run 1:
Design cordic, start of the top module:
module cordic #(
    parameter WIDTH = 16,                
    parameter ITERATIONS = 12,           
    parameter MODE = 0                   
)(
    input wire clk,
    input wire rst_n,
    input wire start,                    
    input wire [WIDTH-1:0] x_in,         
    input wire [WIDTH-1:0] y_in,         
    input wire [WIDTH-1:0] z_in,         
    output reg done,                     
    output reg [WIDTH-1:0] x_out,        
    output reg [WIDTH-1:0] y_out,        
    output reg [WIDTH-1:0] z_out         
);
    localparam IDLE = 2'd0;
    localparam SETUP = 2'd1;
    localparam ITERATE = 2'd2;
    localparam DONE = 2'd3;
    reg [1:0] state, next_state;
    reg signed [WIDTH-1:0] x, y;
    reg [WIDTH-1:0] z;
    reg signed [WIDTH-1:0] x_next, y_next;
    reg [WIDTH-1:0] z_next;
    reg [$clog2(ITERATIONS)-1:0] iteration;
    function [WIDTH-1:0] atan_table;
        input [3:0] idx;
        begin
            case (idx)
                4'd0:  atan_table = 16'd8192;    
                4'd1:  atan_table = 16'd4836;    
                4'd2:  atan_table = 16'd2555;    
                4'd3:  atan_table = 16'd1297;    
                4'd4:  atan_table = 16'd651;     
                4'd5:  atan_table = 16'd326;     
                4'd6:  atan_table = 16'd163;     
                4'd7:  atan_table = 16'd81;      
                4'd8:  atan_table = 16'd41;      
                4'd9:  atan_table = 16'd20;      
                4'd10: atan_table = 16'd10;      
  ...
clock: 7.27 ns
lec_check: 0
cap_margin: 20
core_margin: 2
core_utilization: 67
hold_slack_margin: -0.1
place_density: 0.67
setup_slack_margin: -0.55
slew_margin: 20
run.sh (not shown) runs the stock make flow with config.mk's settings and CLKGATE_MAP_FILE=.
[inputs] run 2 vs run 1
- a deleted PLACE_DENSITY that had been 0.67
- a change of CORE_UTILIZATION from 67 to 68
- a deleted SETUP_SLACK_MARGIN that had been -0.55
- an added CTS_CLUSTER_SIZE of 33
- a deleted HOLD_SLACK_MARGIN that had been -0.1
- a change of the clock period (ns, I/O delays scaled along) from 7.27 to 5.01
Findings:
Ratio of final minimum period to clock period in run 2 vs run 1: up 20 points. Run 2 reached the end of the flow, and the finished layout is clean on the timing, design-rule and antenna checks. Die area | run 2 < run 1. The width of the die reported for run 2 is smaller than that of run 1 by about 0.7%. Measured against each other, run 2 and run 1 differ in first-iteration DRC count, the higher figure coming from run 2. Comparing run 2 and run 1, the higher global-route usage is on run 2. Relative to run 1, post-placement cell area has increased by 1.7% in run 2. Post-synthesis to final-layout area growth delta for run 2 relative to run 1: 2.7 points higher. Between run 2 and run 1, met3 layer usage reported by global route is higher for run 2, run 1 comes in under that. Compared with run 1, total wire length in run 2 increased by a few percent.
Input-level comparison between run 3 and run 2:
- clearing CTS_CLUSTER_SIZE, which used to be 33
- putting PLACE_DENSITY at 0.71 where nothing was set
- swapping 68 for 72 in CORE_UTILIZATION
- putting CTS_CLUSTER_DIAMETER at 30 where nothing was set
- putting SETUP_SLACK_MARGIN at 0.61 where nothing was set
- swapping 5.01 for 4.68 in the clock period (ns, I/O delays scaled along)
## What came out
Run 3: GRT-0232 in global routing (5_1_grt) -> run aborted. Relative to run 2, the placed cell count measured on run 3 has increased slightly. Comparing run 2 and run 3, the lower post-CTS setup repair buffer count is on run 2. On chip height: run 3 sits below run 2. | die footprint | run 3 vs run 2 | 790 um2 lower |. And-or/or-and share of the synthesized area essentially unchanged between run 3 and run 2. HPWL reported at the end of detailed placement went up by more than 10% going from run 2 to run 3. Sort run 2 and run 3 by effective utilization at floorplan, ascending, and run 2 comes first. As far as area of the synthesized netlist per yosys stat goes, run 3 and run 2 are indistinguishable; the numbers are identical.
Changes in run 4 relative to run 3:
- SETUP_SLACK_MARGIN: 0.61 -> unset
- ABC_AREA: unset -> 1
- PLACE_DENSITY: 0.71 -> unset
- CTS_CLUSTER_DIAMETER: 30 -> 372
- the clock period (ns, I/O delays scaled along): 4.68 -> 5.22
[summary]
- FAIL: run 3; every other run in run 4 and run 3 is clean
- Seen in the log of run 3: GRT-0232 during global routing (5_1_grt), after which the run never completed.
- Looking at post-synthesis cell count from yosys across run 4 and run 3, the one that comes out lower is run 3.
- Compared with run 3, run 4 shows a lower total core area.
- When run 4 is measured against run 3, its XOR/XNOR share of the synthesized area turns out 2.4 points lower.
- From run 3 to run 4 the numbers moved as follows: x dimension of the die saw a decrease; net count after synthesis increased 359; buffer count from post-CTS setup fixing down 41.
- Compared with run 3, run 4 shows a lower die size.
- Run 4 reports its prevailing logic family in the synthesized netlist as simple AND/OR/NAND/NOR gates while run 3 reports multiplexers.
- Run 4 vs run 3: post-synthesis compound-gate area fraction down in run 4

---

Starting RTL as in the previous note.
make LEC_CHECK=0 CAP_MARGIN=20 CELL_PAD_IN_SITES_DETAIL_PLACEMENT=1 CORE_ASPECT_RATIO=0.9 CORE_MARGIN=4 CORE_UTILIZATION=24 GPL_TIMING_DRIVEN=0 HOLD_SLACK_MARGIN=0.08 MAX_ROUTING_LAYER=met4 PLACE_DENSITY_LB_ADDON=0.19 SLEW_MARGIN=20 finish   # period 3.94 ns
The first run reached the layout checks and failed them: setup timing.
Next try:
Settings changed: CELL_PAD_IN_SITES_DETAIL_PLACEMENT 1 to default, CORE_ASPECT_RATIO 0.9 to default, CORE_MARGIN 4 to 2, CORE_UTILIZATION 24 to 40, GPL_TIMING_DRIVEN 0 to default, HOLD_SLACK_MARGIN 0.08 to default, MAX_ROUTING_LAYER met4 to default, PLACE_DENSITY_LB_ADDON 0.19 to default.
Clock period 3.94 ns to 5.71 ns, I/O delays scaled along.
This time the run completed without violations. Sequential share of layout area is higher by 4.6 points. Non-clock buffer count is lower by 151. Clock skew stays flat. Wire length is lower by about 36%. Hold slack gains 0.18 ns.

---

Starting RTL as in the previous note.
==> flow/design.v (excerpt) <==
module cordic #(
    parameter WIDTH = 16,                
    parameter ITERATIONS = 12,           
    parameter MODE = 0                   
)(
    input wire clk,
    input wire rst_n,
    input wire start,                    
    input wire [WIDTH-1:0] x_in,         
    input wire [WIDTH-1:0] y_in,         
    input wire [WIDTH-1:0] z_in,         
    output reg done,                     
    output reg [WIDTH-1:0] x_out,        
    output reg [WIDTH-1:0] y_out,        
    output reg [WIDTH-1:0] z_out         
);
    localparam IDLE = 2'd0;
    localparam SETUP = 2'd1;
    localparam ITERATE = 2'd2;
    localparam DONE = 2'd3;
    reg [1:0] state, next_state;
    reg signed [WIDTH-1:0] x, y;
    reg [WIDTH-1:0] z;
    reg signed [WIDTH-1:0] x_next, y_next;
    reg [WIDTH-1:0] z_next;
    reg [$clog2(ITERATIONS)-1:0] iteration;
    function [WIDTH-1:0] atan_table;
        input [3:0] idx;
        begin
            case (idx)
                4'd0:  atan_table = 16'd8192;    
                4'd1:  atan_table = 16'd4836;    
                4'd2:  atan_table = 16'd2555;    
                4'd3:  atan_table = 16'd1297;    
                4'd4:  atan_table = 16'd651;     
                4'd5:  atan_table = 16'd326;     
                4'd6:  atan_table = 16'd163;     
                4'd7:  atan_table = 16'd81;      
                4'd8:  atan_table = 16'd41;      
                4'd9:  atan_table = 16'd20;      
                4'd10: atan_table = 16'd10;      
                4'd11: atan_table = 16'd5;       
                default: atan_table = 16'd0;
            endcase
        end
    endfunction
    always @(posedge clk or negedge rst_n) begin
        if (!rst_n) begin
            state <= IDLE;
            x <= 0;
            y <= 0;
            z <= 0;
            iteration <= 0;
            done <= 1'b0;
            x_out <= 0;
            y_out <= 0;
            z_out <= 0;
        end else begin
            state <= next_state;
            case (state)
                IDLE: begin
                    done <= 1'b0;
                end
                SETUP: begin
                    x <= x_in;
                    y <= y_in;
                    z <= z_in;
                    iteration <= 0;
                end
                ITERATE: begin
                    x <= x_next;
                    y <= y_next;
  ...
Settings: LEC_CHECK=0, CAP_MARGIN=20, CELL_PAD_IN_SITES_GLOBAL_PLACEMENT=3, CORE_ASPECT_RATIO=0.5, CORE_MARGIN=2, CORE_UTILIZATION=40, CTS_CLUSTER_DIAMETER=380, CTS_CLUSTER_SIZE=99, PLACE_DENSITY=0.89, SETUP_SLACK_MARGIN=-0.9, SLEW_MARGIN=20, TNS_END_PERCENT=5; clock period 10.0 ns.
Next try:
- CAP_MARGIN: 20 -> 40
- CELL_PAD_IN_SITES_GLOBAL_PLACEMENT: 3 -> default
- CORE_ASPECT_RATIO: 0.5 -> default
- CTS_CLUSTER_DIAMETER: 380 -> 332
- CTS_CLUSTER_SIZE: 99 -> 100
- PLACE_DENSITY: 0.89 -> default
- SETUP_SLACK_MARGIN: -0.9 -> default
- TNS_END_PERCENT: 5 -> default
After rerunning: Global-route usage goes down by 1.3 points. Fmax goes up by a few percent. Sequential share of layout area goes down by 0.12 points. Worst hold slack degrades by 9.0 ps. Worst setup slack improves by 210 ps. Cell count goes up slightly. Final area goes up slightly. Flip-flop count is unchanged. Utilization goes up by 0.36 points.
Next try:
- CAP_MARGIN: 40 -> 0
- CORE_MARGIN: 2 -> 3
- CORE_UTILIZATION: 40 -> 45
Sequential cell count does not change.
Via count is higher by 0.44%.
Area after synthesis does not change.
Wire length shrinks by 0.39%.
Global-route usage rises by 1.7 points.
Register-to-register slack is worse by 170 ps.
Final cell count is lower by 3.4%.
Next try:
- CAP_MARGIN: 0 -> 20
- CORE_MARGIN: 3 -> 2
- CORE_UTILIZATION: 45 -> 30
- CTS_CLUSTER_DIAMETER: 332 -> default
- CTS_CLUSTER_SIZE: 100 -> default
- clock period: 10.0 -> 5.71 ns (I/O delays scaled with it)
Effect: The new run passed the timing, design-rule and antenna checks; synthesized area does not change; clock skew barely changes; synthesized cell count is unchanged; worst setup slack got worse by 4000 ps; first-iteration DRC count came out higher by 7.3%; wire length climbs by 4.2%; via count climbs by about 1.3%; cell count climbs by about 10%.
Next try:
- CORE_UTILIZATION: 30 -> 40
- clock period: 5.71 -> 10.0 ns (I/O delays scaled with it)
Effect:
- clock skew stays flat
- critical path depth is higher by 2
- cell area drops by about 1.7%
- sequential share of layout area climbs by 0.41 points
- register-to-register slack gets better by 3900 ps
